==> flow/design.v <==
`timescale 1ns / 1ps
module apb_master#(parameter addr_width =5 , data_width = 16) (
    input bit pclk,                   
    input bit preset_n,               
    input logic pready,               
    input logic transfer,             
    input logic [data_width - 1 : 0] prdata,  
    input logic [addr_width - 1 : 0] apb_paddr,  
    input logic [data_width - 1 : 0] apb_pwdata,  
    input logic apb_control,          
    output logic [addr_width - 1 : 0] paddr,  
    output logic pselx,               
    output bit penable,               
    output logic pwrite,              
    output logic [data_width - 1 : 0] pwdata,  
    output logic [data_width / 8 - 1 : 0] pstrb,  
    output logic [data_width - 1 : 0] apb_prdata  
);
localparam logic [2:0] idle   = 3'b001;  
localparam logic [2:0] setup  = 3'b010;  
localparam logic [2:0] access = 3'b100;  
logic [2:0] present_state, next_state;   
logic [data_width - 1 : 0] temp_apb_prdata;
always_ff @(posedge pclk, negedge preset_n) begin
    if (!preset_n)
        present_state <= idle;       
    else
        present_state <= next_state;  
end
always_comb begin
    case (present_state)
        idle: begin
            if (transfer) begin
                next_state = setup;
            end else begin
                next_state = idle;
            end
        end
        setup: begin
            if (transfer) begin 
                next_state = access;
            end else begin
                next_state = idle;
            end
        end
        access: begin
            if (pready == 'b1) begin
                next_state = idle;
            end else begin
                next_state = access;  
            end
        end
        default: next_state = idle;   
    endcase
end
always_comb begin
    case (present_state)
        idle: begin
            pselx   = 'b0;   
            penable = 'b0;   
        end
        setup: begin
            pselx   = 'b1;   
            penable = 'b0;   
        end
        access: begin
            pselx   = 'b1;   
            penable = 'b1;   
        end
        default: begin
            pselx   = 'b0;
            penable = 'b0;
        end
    endcase
end           
always_comb begin
    if ((present_state == setup) || (present_state == access)) begin
        paddr = apb_paddr;  
        if (apb_control) begin  
            pwdata = apb_pwdata;
        end else begin  
            pwdata = 'b0;
        end
    end else begin  
        paddr = 'b0;
        pwdata = 'b0;
    end
end
always_ff @(posedge pclk, negedge preset_n) begin
    if (!preset_n) begin
        temp_apb_prdata <= '0;
    end else if (pready && !apb_control) begin
        temp_apb_prdata <= prdata;
    end
end
always_comb begin
    if (pwrite && pselx && penable) begin
        pstrb = {data_width / 8 {1'b1}};
    end else begin
        pstrb = 'b0;  
    end
end
assign pwrite = apb_control;
assign apb_prdata=temp_apb_prdata;
endmodule
`timescale 1ns / 1ps
module apb_slave#(
    parameter addr_width = 5,
    parameter data_width = 16
)(
    input  logic pclk,
    input  logic preset_n,
    input  logic pselx,
    input  logic penable,
    input  logic pwrite,
    input  logic [addr_width - 1 : 0] paddr,
    input  logic [data_width - 1 : 0] pwdata,
    output logic [data_width - 1 : 0] apb_spwdata,
    output logic [data_width - 1 : 0] prdata,
    output logic pready
);
    logic [data_width-1:0] mem [0:2**addr_width]; 
    typedef enum logic [1:0] {
        IDLE = 2'b00,
        SETUP = 2'b01,
        ACCESS = 2'b10
    } state_t;
    state_t present_state, next_state;
    always_ff @(posedge pclk or negedge preset_n) begin
        if (!preset_n)
            present_state <= IDLE;
        else
            present_state <= next_state;
    end 
    always_comb begin
        case (present_state)
            IDLE: begin
                if (pselx && !penable)  
                    next_state = SETUP;
                else
                    next_state = IDLE;
            end
            SETUP: begin
                if (pselx && penable)  
                    next_state = ACCESS;
                else
                    next_state = IDLE;
            end
            ACCESS: begin
                if (!pselx)  
                    next_state = IDLE;
                else
                    next_state = SETUP;  
            end
            default: next_state = IDLE;
        endcase
    end
    always_ff @(posedge pclk or negedge preset_n) begin
        if (!preset_n)
            pready <= 1'b0;
        else if (present_state == ACCESS)
            pready <= 1'b1;
        else
            pready <= 1'b0;
    end
    always_ff @(posedge pclk) begin
       if (pready && pwrite) begin
            mem[paddr] <= pwdata;
            apb_spwdata <= pwdata;
        end
    end
    always_ff @(posedge pclk) begin
        if (pready && !pwrite)
            prdata <= mem[paddr];
    end
endmodule
`timescale 1ns / 1ps
module apb_wrapper#(parameter addr_width = 5, data_width = 16)(
    input bit pclk,                   
    input bit preset_n,               
    input logic transfer,  
    input logic [addr_width - 1 : 0] apb_paddr,  
    input logic [data_width - 1 : 0] apb_pwdata,  
    input logic apb_control ,         
    output logic [data_width - 1 : 0] apb_spwdata,   
    output logic [data_width - 1 : 0] apb_prdata  
    );
    logic [addr_width-1:0] paddr;
    logic pselx;
    bit penable;
    logic pwrite;
    logic [data_width-1:0] pwdata;
    logic [data_width/8-1:0] pstrb; 
    logic                    pready;
    logic [data_width -1:0]  prdata;
    apb_master #(.addr_width(addr_width), .data_width(data_width)) DUT (
        .pclk(pclk),
        .preset_n(preset_n),
        .pready(pready),
        .transfer(transfer),
        .prdata(prdata),
        .apb_paddr(apb_paddr),
        .apb_pwdata(apb_pwdata),
        .apb_control(apb_control),
        .paddr(paddr),
        .pselx(pselx),
        .penable(penable),
        .pwrite(pwrite),
        .pwdata(pwdata),
        .pstrb(pstrb),
        .apb_prdata(apb_prdata)
    );
     apb_slave #(
        .addr_width(addr_width),
        .data_width(data_width)
    ) dut (
        .pclk       (pclk),
        .preset_n   (preset_n),
        .pselx      (pselx),
        .penable    (penable),
        .pwrite     (pwrite),
        .paddr      (paddr),
        .pwdata     (pwdata),
        .apb_spwdata(apb_spwdata),
        .prdata     (prdata),
        .pready     (pready)
    );
endmodule
make LEC_CHECK=0 CAP_MARGIN=20 CELL_PAD_IN_SITES_DETAIL_PLACEMENT=1 CORE_MARGIN=2 CORE_UTILIZATION=33 PLACE_DENSITY=0.64 SLEW_MARGIN=20 finish   # period 4.34 ns
run.sh (not shown) runs the stock make flow with config.mk's settings and CLKGATE_MAP_FILE=.
The first run completed without violations.
Edit:
Settings changed: CELL_PAD_IN_SITES_DETAIL_PLACEMENT 1 to not set, CORE_UTILIZATION 33 to 72, PLACE_DENSITY 0.64 to not set, SETUP_SLACK_MARGIN set to -0.2.
Clock period 4.34 ns to 2.15 ns, I/O delays scaled along.
Outcome: The changed run ended with an error in clock tree synthesis with DPL-0033. Synthesized area is unchanged. Die area goes down by 53%. Synthesized cell count does not change.
Edit:
Settings changed: CORE_UTILIZATION 72 to 52, SETUP_SLACK_MARGIN -0.2 to not set.
Clock period 2.15 ns to 4.09 ns, I/O delays scaled along.
What happened: This time the run finished with timing, DRC and antenna clean. Synthesized area stays the same. Die size rose by well over a third. Synthesized cell count stays the same.
Edit:
Settings changed: ABC_AREA set to 1, CORE_UTILIZATION 52 to 62.
Clock period 4.09 ns to 2.97 ns, I/O delays scaled along.
What happened:
- non-clock buffer count shrinks by 6
- worst setup slack gets worse by 710 ps
- final area is higher by 9.6%
- wire length goes up by 13%
- via count goes up by 33%

* * *

## build 5
// apb_wrapper: RTL as listed in full above, without the edits since
Settings: LEC_CHECK=0, CAP_MARGIN=40, CELL_PAD_IN_SITES_GLOBAL_PLACEMENT=3, CORE_MARGIN=2, CORE_UTILIZATION=68, MIN_ROUTING_LAYER=met1, PLACE_DENSITY_LB_ADDON=0.15, SLEW_MARGIN=35; clock period 4.72 ns.
Status(build 5) = ERROR, stage = global placement without I/O
Setup changes, build 5 to build 57
# build 5
export LEC_CHECK = 0
export CAP_MARGIN = 40
export CELL_PAD_IN_SITES_GLOBAL_PLACEMENT = 3
export CORE_MARGIN = 2
export CORE_UTILIZATION = 68
export MIN_ROUTING_LAYER = met1
export PLACE_DENSITY_LB_ADDON = 0.15
export SLEW_MARGIN = 35
create_clock -name core_clock -period 4.72 [get_ports {pclk}]
# build 57
export LEC_CHECK = 0
export CAP_MARGIN = 20
export CORE_MARGIN = 2
export CORE_UTILIZATION = 40
export SLEW_MARGIN = 20
create_clock -name core_clock -period 3.86 [get_ports {pclk}]
Results
In summary, build 57 completed successfully, with a layout that passed the timing, DRC and antenna checks. ~same count of distinct cell types in the synthesized netlist in build 57 and build 5. Build 57 vs. build 5: floorplan die width went up about 30%; number of standard-cell rows in the floorplan went up about 30%; portion of netlist area occupied by mux cells held. The die size number comes out higher for build 57 vs build 5. Taking build 5 as the reference, in build 57 core area rose 71%; mean instance size in the synthesized netlist essentially unchanged; die outline height rose about 30%; net count of the mapped netlist now sits at about the same level.
Input changes introduced in build 98 (baseline for comparison: build 57):
# build 57
export LEC_CHECK = 0
export CAP_MARGIN = 20
export CORE_MARGIN = 2
export CORE_UTILIZATION = 40
export SLEW_MARGIN = 20
create_clock -name core_clock -period 3.86 [get_ports {pclk}]
# build 98
export LEC_CHECK = 0
export ABC_AREA = 1
export CAP_MARGIN = 20
export CORE_MARGIN = 2
export CORE_UTILIZATION = 70
export SLEW_MARGIN = 20
create_clock -name core_clock -period 2.28 [get_ports {pclk}]
Findings:
- Status for build 98 and build 57: clean finish in build 57 only
- Placed wire-length estimate after detailed placement: lower on build 57
- Going from build 57 to build 98, worst-case setup margin in the final layout now smaller; fraction of standard cell area that is sequential now smaller; utilization of the core after routing now larger.
- Build 98 vs build 57: power consumed by the clock network up in build 98
- The termination of the worst setup path comes out dut.prdata[9] in one run and dut.prdata[7] in the other, namely in build 98 and build 57 respectively.
The inputs of build 88 differ from those of build 98 as listed below.
# build 98
export LEC_CHECK = 0
export ABC_AREA = 1
export CAP_MARGIN = 20
export CORE_MARGIN = 2
export CORE_UTILIZATION = 70
export SLEW_MARGIN = 20
create_clock -name core_clock -period 2.28 [get_ports {pclk}]
# build 88
export LEC_CHECK = 0
export ABC_AREA = 1
export CAP_MARGIN = 20
export CORE_MARGIN = 2
export CORE_UTILIZATION = 70
export CTS_CLUSTER_DIAMETER = 163
export CTS_CLUSTER_SIZE = 16
export PLACE_DENSITY_LB_ADDON = 0.16
export SETUP_SLACK_MARGIN = 0.68
export SLEW_MARGIN = 20
create_clock -name core_clock -period 2.28 [get_ports {pclk}]
## What came out
STATUS run=build 88 STAGES=ALL_DONE FINAL_CHECKS=FAILED CAUSE=negative setup slack. The startpoint of the most critical setup path comes out DUT.present_state[1] in one run and DUT.present_state[2] in the other, namely in build 98 and build 88 respectively. Build 88 has less setup slack than build 98. Compared to build 98, build 88 reaches a lower achievable clock. The area added between synthesis and finish reported for build 88 is greater than that of build 98 by 4.1 points. Summary of build 88 over build 98: portion of the layout cell area used by clock cells moved down; via total after detailed routing went up; overall power after layout dropped about 8%; sequential cell area essentially unchanged. Design area grows by a few percent when moving from build 98 to build 88. Part of the total power dissipated in the clock network: lower on build 88.
Setup changes, build 88 to build 23
# build 88
export LEC_CHECK = 0
export ABC_AREA = 1
export CAP_MARGIN = 20
export CORE_MARGIN = 2
export CORE_UTILIZATION = 70
export CTS_CLUSTER_DIAMETER = 163
export CTS_CLUSTER_SIZE = 16
export PLACE_DENSITY_LB_ADDON = 0.16
export SETUP_SLACK_MARGIN = 0.68
export SLEW_MARGIN = 20
create_clock -name core_clock -period 2.28 [get_ports {pclk}]
# build 23
export LEC_CHECK = 0
export CAP_MARGIN = 20
export CORE_MARGIN = 2
export CORE_UTILIZATION = 40
export SLEW_MARGIN = 20
create_clock -name core_clock -period 5.0 [get_ports {pclk}]
[summary]
Of build 23 and build 88, only build 23 finishes the flow clean. Build 88 ran in full, but the layout does not pass; the checks complain about negative setup slack. Launch point of the worst path = DUT.present_state[2]: build 88; launch point of the worst path = apb_paddr[1]: build 23. Per the comparison of build 23 with build 88, setup slack of the most critical reg-to-reg path climbed 1.73 ns, cell-internal power dropped 7.6 mW. dut.prdata[3] as the destination of the critical timing path was reported by build 88, and dut.prdata[8] by build 23. Of build 23 and build 88, the run reporting the higher sequential group share of total power was build 88.
Relative to build 23, the following input files were edited for build 35:
# build 23
export LEC_CHECK = 0
export CAP_MARGIN = 20
export CORE_MARGIN = 2
export CORE_UTILIZATION = 40
export SLEW_MARGIN = 20
create_clock -name core_clock -period 5.0 [get_ports {pclk}]
# build 35
export LEC_CHECK = 0
export CAP_MARGIN = 20
export CORE_MARGIN = 2
export CORE_UTILIZATION = 70
export SETUP_SLACK_MARGIN = 0.83
export SLEW_MARGIN = 20
create_clock -name core_clock -period 3.1 [get_ports {pclk}]
### Flow results
Build 35 reached the final stage; the timing, DRC and antenna checks on its layout passed.
Build 23 | status: complete | timing, DRC, antenna: pass
Build 35 ended up with or4_4 as its slowest cell on the critical path; build 23 ended up with clkdlybuf4s50_1.
Summary: with build 23 as the reference, final cell count in build 35 moved down by more than 10%.
Cmp build 35 vs build 23: met1 demand-to-capacity share in global routing higher in build 35
Diff build 23 -> build 35: initial core utilization rose by 30 points, wire length rose by 8.5%, number of non-clock buffers in the layout now larger.
In the route summary, build 35 ends up with a via count exceeding that of build 23.
Summary of the comparison: data required time at the worst endpoint is lower in build 35, relative to build 23.
Against build 23, final worst setup slack in build 35 came out worse.
Power is estimated from default activity; no workload was simulated.
